v53:
==> flow/design.v (excerpt) <==
module fft_4(
        input               clk,
        input               rst_n,
        input wire signed [ 15:0]                   x0_real, 
        input wire signed [ 15:0]                   x0_imag,
        input wire signed [ 15:0]                   x1_real,
        input wire signed [ 15:0]                   x1_imag,
        input wire signed [ 15:0]                   x2_real,
        input wire signed [ 15:0]                   x2_imag,
        input wire signed [ 15:0]                   x3_real,
        input wire signed [ 15:0]                   x3_imag,
        output reg signed [ 15:0]                   X0_real,
        output reg signed [ 15:0]                   X0_imag,
        output reg signed [ 15:0]                   X1_real,
        output reg signed [ 15:0]                   X1_imag,            
        output reg signed [ 15:0]                   X2_real,
        output reg signed [ 15:0]                   X2_imag,
        output reg signed [ 15:0]                   X3_real,
        output reg signed [ 15:0]                   X3_imag
    );
export LEC_CHECK = 0
export CAP_MARGIN = 20
export CORE_MARGIN = 2
export CORE_UTILIZATION = 46
export SLEW_MARGIN = 20
create_clock -name core_clock -period 2.97 [get_ports {clk}]
run.sh (not shown) runs the stock make flow with config.mk's settings and CLKGATE_MAP_FILE=.
diff inputs: v53 => v47
Settings: setting ABC_AREA to 1 for the first time; changing CORE_UTILIZATION from 46 to 72; setting CTS_CLUSTER_DIAMETER to 400 for the first time; setting CTS_CLUSTER_SIZE to 98 for the first time; changing the clock period (ns, I/O delays scaled along) from 2.97 to 0.948.
## What came out
Status(v47) = ERROR, stage = clock tree synthesis
The synthesized area of v47 exceeds that of v53 by about 17%.
Cell count after placement was lower in v53 than in v47.
v53 -> v47: count of library flops with an enable pin delta 0, exact match
Placer congestion estimate was higher in v47 than in v53.
The synthesized instance count of v47 is higher than that of v53.
Going from v53 to v47, pre-CTS setup slack shrinks by 1.16 ns.
v47 vs v53 — placeable core area dropped by more than a quarter
Going from v53 to v47, number of core rows shrank by more than 10%.
Of v47 and v53, the run reporting the higher number of library cell types mapped by synthesis was v53.
Between v53 and v47, the flow reports vertical die dimension decreasing by more than 10%.
Here is what was changed in the inputs of v27 compared with v47.
Settings: a change of CTS_CLUSTER_SIZE from 98 to 14; a deleted CTS_CLUSTER_DIAMETER that had been 400; a deleted ABC_AREA that had been 1; an added HOLD_SLACK_MARGIN of 0.29; an added PLACE_DENSITY of 0.79; a change of the clock period (ns, I/O delays scaled along) from 0.948 to 2.82.
Results
From the logs: v27 reached the end of the flow and failed the layout checks with setup timing. Sort v27 and v47 by area of the mapped netlist desc -> top: v47. Changes observed in v27 relative to v47: number of top-level design ports saw little to no change; synthesized cell count saw a decrease; simple-gate portion of the synthesized area saw a decrease; post-synthesis average cell area saw an increase; sequential element share of the synthesized area saw an increase. From v47 to v27 the numbers moved as follows: full die area shows a reduction of 14%; post-synth net total shrank by 1160. | chip area from the yosys synthesis statistics | v27 vs v47 | about 14% lower |. Looking at routability congestion estimate, v27 sits 2.1% lower than v47 does.
Input-level comparison between v50 and v27:
Settings: clearing PLACE_DENSITY, which used to be 0.79; swapping 2 for 10 in CORE_MARGIN; clearing CTS_CLUSTER_SIZE, which used to be 14; putting TNS_END_PERCENT at 85 where nothing was set; clearing HOLD_SLACK_MARGIN, which used to be 0.29; swapping 72 for 40 in CORE_UTILIZATION; swapping 2.82 for 3.5 in the clock period (ns, I/O delays scaled along).
### Flow results
Number of nets in the final layout ends up higher on v27. Clock distribution area overhead in the final layout, v50 and v27, higher one = v50. v50 reached the end of the flow, and the finished layout is clean on the timing, DRC and antenna checks. Against v27, clock group total power in v50 fell by more than 10%. Higher stage delay of the slowest cell on the critical path among v50 and v27: v27. As far as H-tree depth reported by CTS is concerned, v50 and v27 perform about the same. What v27 reported for cell total after placement has to be multiplied by 1.07 to get the figure for v50.


## juniper
fft_4 again, from the RTL that the note above started with.
clock: 0.948 ns
lec_check: 0
abc_area: 1
cap_margin: 20
core_margin: 2
core_utilization: 72
cts_cluster_diameter: 400
cts_cluster_size: 98
setup_slack_margin: 0.28
slew_margin: 20
tns_end_percent: 10
juniper did not make it past global routing, where a tool error ended it.
Setup changes, juniper to ember
Settings: ABC_AREA: 1 -> unset; TNS_END_PERCENT: 10 -> unset; HOLD_SLACK_MARGIN: unset -> -0.04; CTS_CLUSTER_DIAMETER: 400 -> unset; CTS_CLUSTER_SIZE: 98 -> unset; CORE_UTILIZATION: 72 -> 65; SETUP_SLACK_MARGIN: 0.28 -> unset; the clock period (ns, I/O delays scaled along): 0.948 -> 1.65.
[summary]
ember never completed, since it errored out during clock tree synthesis. Going from juniper to ember, post-placement worst setup slack grew by 150 ps; number of flip-flops and latches in the synthesized netlist held steady; multiplexer share of the synthesized area held steady. Lower floorplan-stage core utilization among ember and juniper: ember. [compare] base=juniper new=ember: area after detailed placement now smaller, die area now smaller, area inside the core boundary now smaller. Sort ember and juniper by yosys stat chip area asc -> top: ember. Compared with juniper, in ember cell count after placement moved down, synthesized netlist net count now smaller, number of cells in the yosys synthesis report went down about 36%.
Input changes introduced in violet (baseline for comparison: ember):
Settings: CORE_UTILIZATION now 40, was 65; HOLD_SLACK_MARGIN no longer set, was -0.04; the clock period (ns, I/O delays scaled along) now 3.5, was 1.65.
==> comparison <==
Across ember and violet, a clean result was obtained everywhere but in ember. violet vs. ember: post-placement worst setup slack increased by 1280 ps relative to the old numbers, yosys synthesis chip area closely matched the old numbers, cell area reported after detailed placement decreased by about 18% relative to the old numbers, synthesized cell count closely matched the old numbers. Per the comparison of violet with ember, cell total after placement has decreased, number of placement rows has increased, compound-cell area share of the yosys netlist has remained practically unchanged. NOTE weighted congestion reported at the end of routability-driven placement ember->violet decreased by more than 10%. Of violet and ember, it is violet that has the higher floorplan die width. Cmp violet vs ember: die size higher in violet.


fft_4 again, from the RTL that the note above started with.
clock: 2.82 ns
lec_check: 0
cap_margin: 20
core_margin: 2
core_utilization: 70
cts_cluster_size: 37
setup_slack_margin: 0.43
slew_margin: 20
The starting point aborted during global routing.
==> next run, changes <==
- CORE_UTILIZATION: 70 -> 72
- CTS_CLUSTER_SIZE: 37 -> unset
- PLACE_DENSITY: unset -> 0.79
- SETUP_SLACK_MARGIN: 0.43 -> unset
Outcome:
- Now the flow finished but fails on setup timing
- die size shrinks by 2.7%
- synthesized area does not change
- synthesized cell count stays the same
==> next run, changes <==
- ABC_AREA: unset -> 1
- CTS_CLUSTER_DIAMETER: unset -> 400
- CTS_CLUSTER_SIZE: unset -> 98
- PLACE_DENSITY: 0.79 -> unset
- SETUP_SLACK_MARGIN: unset -> 0.28
- TNS_END_PERCENT: unset -> 15
- clock period: 2.82 -> 0.948 ns (I/O delays scaled with it)
Effect: With this change the flow died in global routing (GRT-0116). Die area went up by 16%. Synthesized area increases by 17%. Synthesized cell count goes up by 55%.
==> next run, changes <==
- CTS_CLUSTER_DIAMETER: 400 -> unset
- CTS_CLUSTER_SIZE: 98 -> 99
- SETUP_SLACK_MARGIN: 0.28 -> unset
- TNS_END_PERCENT: 15 -> unset
- clock period: 0.948 -> 2.05 ns (I/O delays scaled with it)
The new run completed and failed the layout checks on setup timing.
Synthesized cell count stays the same.
Die area stays the same.
Area after synthesis stays the same.
==> next run, changes <==
- ABC_AREA: 1 -> unset
- CORE_UTILIZATION: 72 -> 20
- CTS_CLUSTER_SIZE: 99 -> unset
- clock period: 2.05 -> 2.44 ns (I/O delays scaled with it)
The changed run completed and failed the layout checks on setup timing.
Synthesized cell count shrinks by 36%.
Sequential share of layout area grows by 0.19 points.
Final cell count shrinks by 1.6%.
Cell area shrinks by 0.61%.
Worst hold slack degrades by 0.0036 ns.
Routed wire length shrinks by 22%.
Setup slack improves by 0.12 ns.
Power shrinks by 14%.
Sequential power shrinks by about 20%.
Sequential cell count stays the same.
Clock skew grows by 0.0053 ns.
==> next run, changes <==
- CORE_UTILIZATION: 20 -> 65
- CTS_CLUSTER_SIZE: unset -> 43
- clock period: 2.44 -> 2.11 ns (I/O delays scaled with it)
Outcome: The new run aborted during global routing. Die size falls by 69%. Area after synthesis is unchanged. Synthesized cell count does not change.


## blue
fft_4 again, from the RTL that the note above started with.
## fft_4
module fft_4(
        input               clk,
        input               rst_n,
        input wire signed [ 15:0]                   x0_real, 
        input wire signed [ 15:0]                   x0_imag,
        input wire signed [ 15:0]                   x1_real,
        input wire signed [ 15:0]                   x1_imag,
        input wire signed [ 15:0]                   x2_real,
        input wire signed [ 15:0]                   x2_imag,
        input wire signed [ 15:0]                   x3_real,
        input wire signed [ 15:0]                   x3_imag,
        output reg signed [ 15:0]                   X0_real,
        output reg signed [ 15:0]                   X0_imag,
        output reg signed [ 15:0]                   X1_real,
        output reg signed [ 15:0]                   X1_imag,            
        output reg signed [ 15:0]                   X2_real,
        output reg signed [ 15:0]                   X2_imag,
        output reg signed [ 15:0]                   X3_real,
        output reg signed [ 15:0]                   X3_imag
    );
export LEC_CHECK = 0
export CAP_MARGIN = 20
export CORE_MARGIN = 2
export CORE_UTILIZATION = 65
export SLEW_MARGIN = 20
create_clock -name core_clock -period 2.82 [get_ports {clk}]
blue ran to completion and came out clean on the timing, DRC and antenna checks.
Changes in red relative to blue:
# blue
export LEC_CHECK = 0
export CAP_MARGIN = 20
export CORE_MARGIN = 2
export CORE_UTILIZATION = 65
export SLEW_MARGIN = 20
create_clock -name core_clock -period 2.82 [get_ports {clk}]
# red
export LEC_CHECK = 0
export CAP_MARGIN = 20
export CORE_MARGIN = 2
export CORE_UTILIZATION = 66
export CTS_CLUSTER_DIAMETER = 337
export SETUP_SLACK_MARGIN = -0.2
export SLEW_MARGIN = 20
create_clock -name core_clock -period 2.75 [get_ports {clk}]
[summary]
red gives more fraction of the core area covered by cells at the end of the flow than blue did. input port to async pin as the path type of the worst min-delay path was reported by blue, and register to register by red. From the logs: red reached the end of the flow and failed the layout checks with negative setup slack. ~same design area in red and blue. Lower clock network area share among red and blue: red. The antenna diode count reported for red is greater than that of blue by 1.
Power figures rest on the tool's default switching activity, not on a simulated workload.
